// booth_walloc
module booth_walloc# (parameter COMPUTER_WIDTH=32,parameter WIDTH =COMPUTER_WIDTH+2)
(
  input               clk           ,
  input               reset         ,
  input  [COMPUTER_WIDTH:0] src1,
  input  [COMPUTER_WIDTH:0] src2,
  input         in_valid,
  output reg    in_ready,
  output reg    out_valid,
  output [COMPUTER_WIDTH*2-1:0] result
);
reg [WIDTH-1:0] multiplier;
reg [WIDTH*2-1:0] multiplicand;
reg first_doing;
wire ready_to_doing;
assign ready_to_doing = in_ready && in_valid;
always@(posedge clk ) begin
      if (reset ) begin
        in_ready <=1'b0;
      end
      else begin
        in_ready<=1'b1;
      end
      if (ready_to_doing) begin
        first_doing<=1'b1;
      end
      else begin
        first_doing <= 1'b0;
      end
      out_valid <= first_doing;
end
always @(posedge clk ) begin
  if (ready_to_doing) begin
    multiplicand <= {{WIDTH{src1[COMPUTER_WIDTH]}},src1};
    multiplier <= {src2[COMPUTER_WIDTH],src2};
  end
end
wire [1155:0] part_group;
wire [16:0]   part_cout;
booth_partial part0 (.x_src (multiplicand), .y_src({multiplier[1:0],1'b0}), 
                        .p_result (part_group[67:0]), .cout(part_cout[0]));
genvar x;
generate for ( x =1;x<17;x=x+1) begin : gen_walloc_partial
booth_partial part (
                    .x_src ({multiplicand[2*WIDTH-1-2*x:0],
                    {2*x{1'b0}}}), 
                    .y_src({multiplier[(x+1)*2-1:x*2-1]}), 
                    .p_result (part_group[(x+1)*68-1:x*68]), .cout(part_cout[x]));
end endgenerate
wire [1155:0] swo_group; 
switch_17x68bits switch (.part_group (part_group), .sw_group (swo_group));
wire [937:0] wt_cout; 
wire [66:0]  wt_c;
wire [67:0]  wt_s;
walloc_17bits walloc00 (.src_in (swo_group[16:0]), .cin({part_cout[13:0]}), 
  ...
make LEC_CHECK=0 CAP_MARGIN=20 CORE_MARGIN=2 CORE_UTILIZATION=70 CTS_CLUSTER_SIZE=37 SETUP_SLACK_MARGIN=0.27 SLEW_MARGIN=20 finish   # period 5.07 ns
run.sh (not shown) runs the stock make flow with config.mk's settings and CLKGATE_MAP_FILE=.
The starting point reached the layout checks and failed them: negative setup slack.
Next try:
Settings changed: ABC_AREA set to 1, CORE_UTILIZATION 70 to 68, CTS_CLUSTER_SIZE 37 to 99, SETUP_SLACK_MARGIN 0.27 to unset, TNS_END_PERCENT set to 10.
Clock period 5.07 ns to 4.59 ns, I/O delays scaled along.
What happened: The new run never finished: it broke off in global routing (5_1_grt), error GRT-0232; die size is higher by a few percent; synthesized cell count goes up by roughly a tenth; area after synthesis went down slightly.
Next try:
Settings changed: ABC_AREA 1 to unset, CORE_UTILIZATION 68 to 59, CTS_CLUSTER_SIZE 99 to unset, SETUP_SLACK_MARGIN set to 1.31, TNS_END_PERCENT 10 to unset.
Clock period 4.59 ns to 5.07 ns, I/O delays scaled along.
What happened: With this change the flow ran to the end with violations: negative setup slack. Die size rose by 16%. Synthesized area rose by 0.71%. Synthesized cell count fell by 12%.
Next try:
Settings changed: CORE_UTILIZATION 59 to 56, CTS_CLUSTER_SIZE set to 62, SETUP_SLACK_MARGIN 1.31 to unset, TNS_END_PERCENT set to 5.
Clock period 5.07 ns to 6.4 ns, I/O delays scaled along.
The new run finished with timing, DRC and antenna clean.
Register-to-register slack gets better by 0.67 ns.
Worst setup slack gets better by 0.29 ns.
Hold slack degrades by 0.19 ns.
Final area is lower by roughly a tenth.
Area after synthesis is unchanged.
Sequential share of layout area rises by 1.7 points.
Total power goes down by a quarter to a third.
Routed wire length fell by roughly a tenth.
Final cell count drops by a few percent.
Next try:
Settings changed: CORE_ASPECT_RATIO set to 0.5, CTS_CLUSTER_DIAMETER set to 228, CTS_CLUSTER_SIZE 62 to 100, TNS_END_PERCENT 5 to 10.
Clock period 6.4 ns to 7.5 ns, I/O delays scaled along.
- utilization came out lower by 1.1 points
- sequential share of layout area rises by 0.17 points
- register-to-register slack is better by 0.57 ns
- synthesized area is unchanged
- wire length increases by 5.3%
- global-route usage increases by 1.9 points
- final area is lower by 1.3%
- combinational power came out lower by 14%
Next try:
Settings changed: CORE_ASPECT_RATIO 0.5 to unset, CORE_UTILIZATION 56 to 40, CTS_CLUSTER_DIAMETER 228 to unset, CTS_CLUSTER_SIZE 100 to unset, TNS_END_PERCENT 10 to unset.
Clock period 7.5 ns to 6.67 ns, I/O delays scaled along.
Effect: The new run ran to the end with no violations; worst setup slack loses 0.18 ns; clock power goes up by 22%; total power goes up by 10%; critical path depth grows by 3; combinational power went up by about 8%.

---

alpha:
Starting RTL as in the previous note.
export LEC_CHECK = 0
export CAP_MARGIN = 25
export CELL_PAD_IN_SITES_DETAIL_PLACEMENT = 2
export CORE_ASPECT_RATIO = 0.55
export CORE_MARGIN = 5
export CORE_UTILIZATION = 40
export CTS_CLUSTER_DIAMETER = 199
export GPL_ROUTABILITY_DRIVEN = 0
export GPL_TIMING_DRIVEN = 0
export MAX_ROUTING_LAYER = met4
export SETUP_SLACK_MARGIN = 0.87
export SLEW_MARGIN = 40
export TNS_END_PERCENT = 15
create_clock -name core_clock -period 5.06 [get_ports {clk}]
alpha never completed, since it errored out during 5_1_grt.
Inputs modified between alpha and beta:
- SLEW_MARGIN now 20, was 40
- GPL_TIMING_DRIVEN no longer set, was 0
- CORE_ASPECT_RATIO no longer set, was 0.55
- SETUP_SLACK_MARGIN no longer set, was 0.87
- CTS_CLUSTER_DIAMETER now 306, was 199
- TNS_END_PERCENT now 25, was 15
- GPL_ROUTABILITY_DRIVEN no longer set, was 0
- MAX_ROUTING_LAYER no longer set, was met4
- CELL_PAD_IN_SITES_DETAIL_PLACEMENT no longer set, was 2
- CORE_MARGIN now 2, was 5
- the clock period (ns, I/O delays scaled along) now 7.5, was 5.06
Findings:
In summary, beta completed successfully, with a layout that passed the timing, DRC and antenna checks. The CTS H-tree depth was comparable across beta and alpha. beta against alpha: core utilization at floorplan shows no meaningful change; floorplan die height shows an increase of 31%.
Inputs modified between beta and gamma:
- PLACE_DENSITY_LB_ADDON now 0.22, previously not set
- MAX_ROUTING_LAYER now met4, previously not set
- GPL_TIMING_DRIVEN now 0, previously not set
- CELL_PAD_IN_SITES_DETAIL_PLACEMENT now 2, previously not set
- TNS_END_PERCENT now 15, was 25
==> comparison <==
- The final report for gamma shows a completed flow and a layout that fails verification, specifically max-capacitance violations, max-slew violations, negative setup slack.
- NOTE: initial DRC count in gamma exceeds that of beta
- gamma vs beta on pin count of the biggest net entering global routing: gamma is the lower one.
- Compared gamma vs beta, and final total negative setup slack is down in gamma.
- Number of nets in the layout, beta and gamma: higher on gamma
- Worst hold slack in gamma is 0.016 ns above beta.
- Comparing beta and gamma, via count is lower on beta.
- NOTE power attributed to the clock group beta->gamma increased by a few percent
- Relative to beta, the final cell area reported for gamma is higher.
- In the metrics for beta and gamma, the one carrying the higher cell count of the worst hold path is beta.
Setup changes, gamma to delta
- SLEW_MARGIN changed from 20 to 30
- HOLD_SLACK_MARGIN newly set to 0.19
- the clock period (ns, I/O delays scaled along) changed from 7.5 to 5.06
### Flow results
- delta: GRT-0232 in 5_1_grt -> run aborted
- As far as synthesized area is concerned, delta and gamma perform about the same.
- Compared delta against gamma; HPWL reported at the end of detailed placement within noise.
- On cell total after placement, delta and gamma are neck and neck.

---

exp/fjord:
The RTL this note starts from:
==> flow/design.v <==
module booth_sel(
  input [2:0] src,
  output [3:0] sel
);
wire y_add,y,y_sub;
wire sel_negative,sel_double_negative,sel_positive,sel_double_positive;
assign {y_add,y,y_sub} = src;
assign sel_negative =  y_add & (y & ~y_sub | ~y & y_sub);
assign sel_positive = ~y_add & (y & ~y_sub | ~y & y_sub);
assign sel_double_negative =  y_add & ~y & ~y_sub;
assign sel_double_positive = ~y_add &  y &  y_sub;
assign sel={sel_negative,sel_positive,sel_double_negative,sel_double_positive};
endmodule
module booth_result_sel(
  input [3:0] sel,
  input [1:0] src,
  output      p 
);
wire x,x_sub;
wire sel_negative,sel_double_negative,sel_positive,sel_double_positive;
assign {sel_negative,sel_positive,sel_double_negative,sel_double_positive}=sel;
assign {x,x_sub} =src;
assign p = ~(~(sel_negative & ~x) & ~(sel_double_negative & ~x_sub) 
           & ~(sel_positive & x ) & ~(sel_double_positive &  x_sub));
endmodule
module booth_partial
#(
    parameter WIDTH = 34
)
(
  input [2*WIDTH-1:0]  x_src,
  input [2:0] y_src,
  output [2*WIDTH-1:0]   p_result,
  output                cout 
);
wire y_add,y,y_sub;
assign {y_add,y,y_sub} = y_src;
wire [3:0] sel;
wire sel_negative,sel_double_negative,sel_positive,sel_double_positive;
assign {sel_negative,sel_positive,sel_double_negative,sel_double_positive}=sel;
assign cout=sel_negative || sel_double_negative;
booth_sel booth_sel(
    .src    (y_src),
    .sel    (sel)
);
booth_result_sel partial0(.sel (sel), .src ({x_src[0],1'b0}), .p (p_result[0]));
genvar x;
generate for ( x =1;x<WIDTH*2;x=x+1) begin : gen_partial
    booth_result_sel partial(.sel (sel), .src (x_src[x:x-1]), .p (p_result[x]));
end endgenerate
endmodule
module switch_17x68bits(
   input [1155:0] part_group,
      output [1155:0] sw_group
);
wire [67:0] po16,po15,po14,po13,po12,po11,po10,po09,po08,po07,po06,po05,po04,po03,po02,po01,po00;
assign {po16,po15,po14,po13,po12,po11,po10,po09,po08,po07,po06,po05,po04,po03,po02,po01,po00} = part_group;
genvar x;
generate for ( x =0;x<68;x=x+1) begin : gen_switch
    assign sw_group[(x+1)*17-1:x*17] = {po16[x],po15[x],po14[x],po13[x],po12[x],po11[x],po10[x],po09[x],
                                     po08[x],po07[x],po06[x],po05[x],po04[x],po03[x],po02[x],po01[x],po00[x]};
end endgenerate
endmodule
module walloc_17bits(
    input [16:0] src_in,
    input [13:0]  cin,
    output [13:0] cout_group,
    output      cout,s
);
wire [13:0] c;
wire [4:0] first_s;
csa csa0 (.in (src_in[16:14]), .cout (c[4]), .s (first_s[4]) );
csa csa1 (.in (src_in[13:11]), .cout (c[3]), .s (first_s[3]) );
csa csa2 (.in (src_in[10:08]), .cout (c[2]), .s (first_s[2]) );
csa csa3 (.in (src_in[07:05]), .cout (c[1]), .s (first_s[1]) );
csa csa4 (.in (src_in[04:02]), .cout (c[0]), .s (first_s[0]) );
wire [3:0] secnod_s;
csa csa5 (.in ({first_s[4:2]}             ), .cout (c[8]), .s (secnod_s[3]));
csa csa6 (.in ({first_s[1:0],src_in[1]}   ), .cout (c[7]), .s (secnod_s[2]));
csa csa7 (.in ({src_in[0],cin[4:3]}       ), .cout (c[6]), .s (secnod_s[1]));
csa csa8 (.in ({cin[2:0]}                 ), .cout (c[5]), .s (secnod_s[0]));
wire [1:0] thrid_s;
csa csa9 (.in (secnod_s[3:1]          ), .cout (c[10]), .s (thrid_s[1]));
csa csaA (.in ({secnod_s[0],cin[6:5]} ), .cout (c[09]), .s (thrid_s[0]));
wire [1:0] fourth_s;
csa csaB (.in ({thrid_s[1:0],cin[10]} ),  .cout (c[12]), .s (fourth_s[1]));
csa csaC (.in ({cin[9:7]             }),  .cout (c[11]), .s (fourth_s[0]));
wire fifth_s;
csa csaD (.in ({fourth_s[1:0],cin[11]}),  .cout (c[13]), .s (fifth_s));
csa csaE (.in ({fifth_s,cin[13:12]}   ),  .cout (cout),  .s  (s));
assign cout_group = c;
endmodule
module csa(
  input [2:0] in,
  output cout,s
);
wire a,b,cin;
assign a=in[2];
assign b=in[1];
assign cin=in[0];
assign s = a ^ b ^ cin;
assign cout = a & b | b & cin | a & cin;
endmodule
module booth_walloc# (parameter COMPUTER_WIDTH=32,parameter WIDTH =COMPUTER_WIDTH+2)
(
  input               clk           ,
  input               reset         ,
  input  [COMPUTER_WIDTH:0] src1,
  input  [COMPUTER_WIDTH:0] src2,
  input         in_valid,
  output reg    in_ready,
  output reg    out_valid,
  output [COMPUTER_WIDTH*2-1:0] result
);
reg [WIDTH-1:0] multiplier;
reg [WIDTH*2-1:0] multiplicand;
reg first_doing;
wire ready_to_doing;
assign ready_to_doing = in_ready && in_valid;
always@(posedge clk ) begin
      if (reset ) begin
        in_ready <=1'b0;
      end
      else begin
        in_ready<=1'b1;
      end
      if (ready_to_doing) begin
        first_doing<=1'b1;
      end
      else begin
        first_doing <= 1'b0;
      end
      out_valid <= first_doing;
end
always @(posedge clk ) begin
  if (ready_to_doing) begin
    multiplicand <= {{WIDTH{src1[COMPUTER_WIDTH]}},src1};
    multiplier <= {src2[COMPUTER_WIDTH],src2};
  end
end
wire [1155:0] part_group;
wire [16:0]   part_cout;
booth_partial part0 (.x_src (multiplicand), .y_src({multiplier[1:0],1'b0}), 
                        .p_result (part_group[67:0]), .cout(part_cout[0]));
genvar x;
generate for ( x =1;x<17;x=x+1) begin : gen_walloc_partial
booth_partial part (
                    .x_src ({multiplicand[2*WIDTH-1-2*x:0],
                    {2*x{1'b0}}}), 
                    .y_src({multiplier[(x+1)*2-1:x*2-1]}), 
                    .p_result (part_group[(x+1)*68-1:x*68]), .cout(part_cout[x]));
end endgenerate
wire [1155:0] swo_group; 
switch_17x68bits switch (.part_group (part_group), .sw_group (swo_group));
wire [937:0] wt_cout; 
wire [66:0]  wt_c;
wire [67:0]  wt_s;
walloc_17bits walloc00 (.src_in (swo_group[16:0]), .cin({part_cout[13:0]}), 
                    .cout_group (wt_cout[13:0]),  .cout(wt_c[0]), .s (wt_s[0]));
genvar y;
generate for ( y =1;y<67;y=y+1) begin : gen_walloc
walloc_17bits walloc  (.src_in (swo_group[(y+1)*17-1:y*17]), .cin({wt_cout[y*14-1:(y-1)*14]}), 
                    .cout_group (wt_cout[(y+1)*14-1:y*14]),  .cout(wt_c[y]), .s (wt_s[y]));
end endgenerate
walloc_17bits walloc67(.src_in (swo_group[1155:1139]), .cin({wt_cout[937:924]}), 
                    .cout_group (),  .cout(), .s (wt_s[67]));
reg [67:0] wt_s_buf,wt_c_buf;
reg  part_next_highest_bit;
always@(posedge clk ) begin
  if (first_doing) begin
    wt_c_buf <= {wt_c,part_cout[14]};
    wt_s_buf <= {wt_s};
    part_next_highest_bit <= part_cout[15];
  end
end
wire [WIDTH*2-1:0] adder_a;
wire [WIDTH*2-1:0] adder_b;
wire              adder_cin;
wire [WIDTH*2-1:0] adder_result;
wire        adder_cout;
assign adder_a   = wt_c_buf;
assign adder_b   = wt_s_buf;
assign adder_cin = part_next_highest_bit;
assign {adder_cout, adder_result} = adder_a + adder_b + {{WIDTH*2-2{1'b0}},adder_cin};
assign result = adder_result[COMPUTER_WIDTH*2-1:0];
endmodule
clock: 5.0 ns
lec_check: 0
abc_area: 1
cap_margin: 20
core_margin: 2
core_utilization: 72
cts_cluster_diameter: 279
cts_cluster_size: 100
place_density: 0.37
setup_slack_margin: 1.05
slew_margin: 20
tns_end_percent: 5
exp/fjord | ERROR | 5_1_grt
## Diff of input files: exp/juniper against exp/fjord
# exp/fjord
export LEC_CHECK = 0
export ABC_AREA = 1
export CAP_MARGIN = 20
export CORE_MARGIN = 2
export CORE_UTILIZATION = 72
export CTS_CLUSTER_DIAMETER = 279
export CTS_CLUSTER_SIZE = 100
export PLACE_DENSITY = 0.37
export SETUP_SLACK_MARGIN = 1.05
export SLEW_MARGIN = 20
export TNS_END_PERCENT = 5
create_clock -name core_clock -period 5.0 [get_ports {clk}]
# exp/juniper
export LEC_CHECK = 0
export CAP_MARGIN = 20
export CORE_MARGIN = 2
export CORE_UTILIZATION = 59
export SLEW_MARGIN = 20
export TNS_END_PERCENT = 10
create_clock -name core_clock -period 4.59 [get_ports {clk}]
Findings:
The final report for exp/juniper shows a completed flow and a layout that fails verification, specifically negative setup slack. In the tables for exp/juniper and exp/fjord, post-synthesis compound-gate area fraction reads lower with exp/juniper. exp/juniper gives more fraction of synthesized cell area in xor and xnor cells than exp/fjord did. Compared with exp/fjord, in exp/juniper sequential share of the synthesized area roughly the same, last weighted congestion value of the routability-driven placer lost 0.10, portion of netlist area occupied by mux cells picked up an extra 0.78 points, synthesized area per cell rose 14%, post-CTS repair timing setup buffer count decreased by about 30% relative to the old numbers. In exp/juniper, the standard cell area after detailed placement came out 5.4% above the value in exp/fjord.
Edits applied to the flow inputs when going from exp/juniper to exp/yarrow:
# exp/juniper
export LEC_CHECK = 0
export CAP_MARGIN = 20
export CORE_MARGIN = 2
export CORE_UTILIZATION = 59
export SLEW_MARGIN = 20
export TNS_END_PERCENT = 10
create_clock -name core_clock -period 4.59 [get_ports {clk}]
# exp/yarrow
export LEC_CHECK = 0
export CAP_MARGIN = 20
export CORE_MARGIN = 2
export CORE_UTILIZATION = 52
export CTS_CLUSTER_SIZE = 62
export SLEW_MARGIN = 20
create_clock -name core_clock -period 6.75 [get_ports {clk}]
exp/yarrow went all the way through synthesis, placement and routing and the layout is clean on timing, DRC and antenna.
Layout inverter count without the clock tree: exp/yarrow vs exp/juniper — no meaningful difference
Diff exp/juniper -> exp/yarrow | number of cells on the worst reg-to-reg path | decrease of 1
Between exp/yarrow and exp/juniper, it is exp/yarrow whose ratio of routed vias to standard cells is lower, by about 1%.
Relative to exp/juniper, design area has gone down in exp/yarrow.
Cmp exp/juniper and exp/yarrow / count of buffers added by post-CTS timing repair for setup / lower: exp/yarrow
Cell with the largest stage delay on the worst path = sky130_fd_sc_hd__o31ai_4: exp/yarrow; cell with the largest stage delay on the worst path = sky130_fd_sc_hd__edfxtp_1: exp/juniper
First-iteration DRC count in exp/yarrow is 479 below exp/juniper.
exp/yarrow — setup violation total in the final timing report 143 lower, exp/juniper as reference
Looking only at maximum resistive drop on vdd, and setting everything else aside, the higher value of exp/juniper and exp/yarrow goes to exp/juniper.
Global routing met2 resource utilization, exp/juniper and exp/yarrow, higher one = exp/juniper.
No activity file was given, so power comes from the tool's default toggle rates.
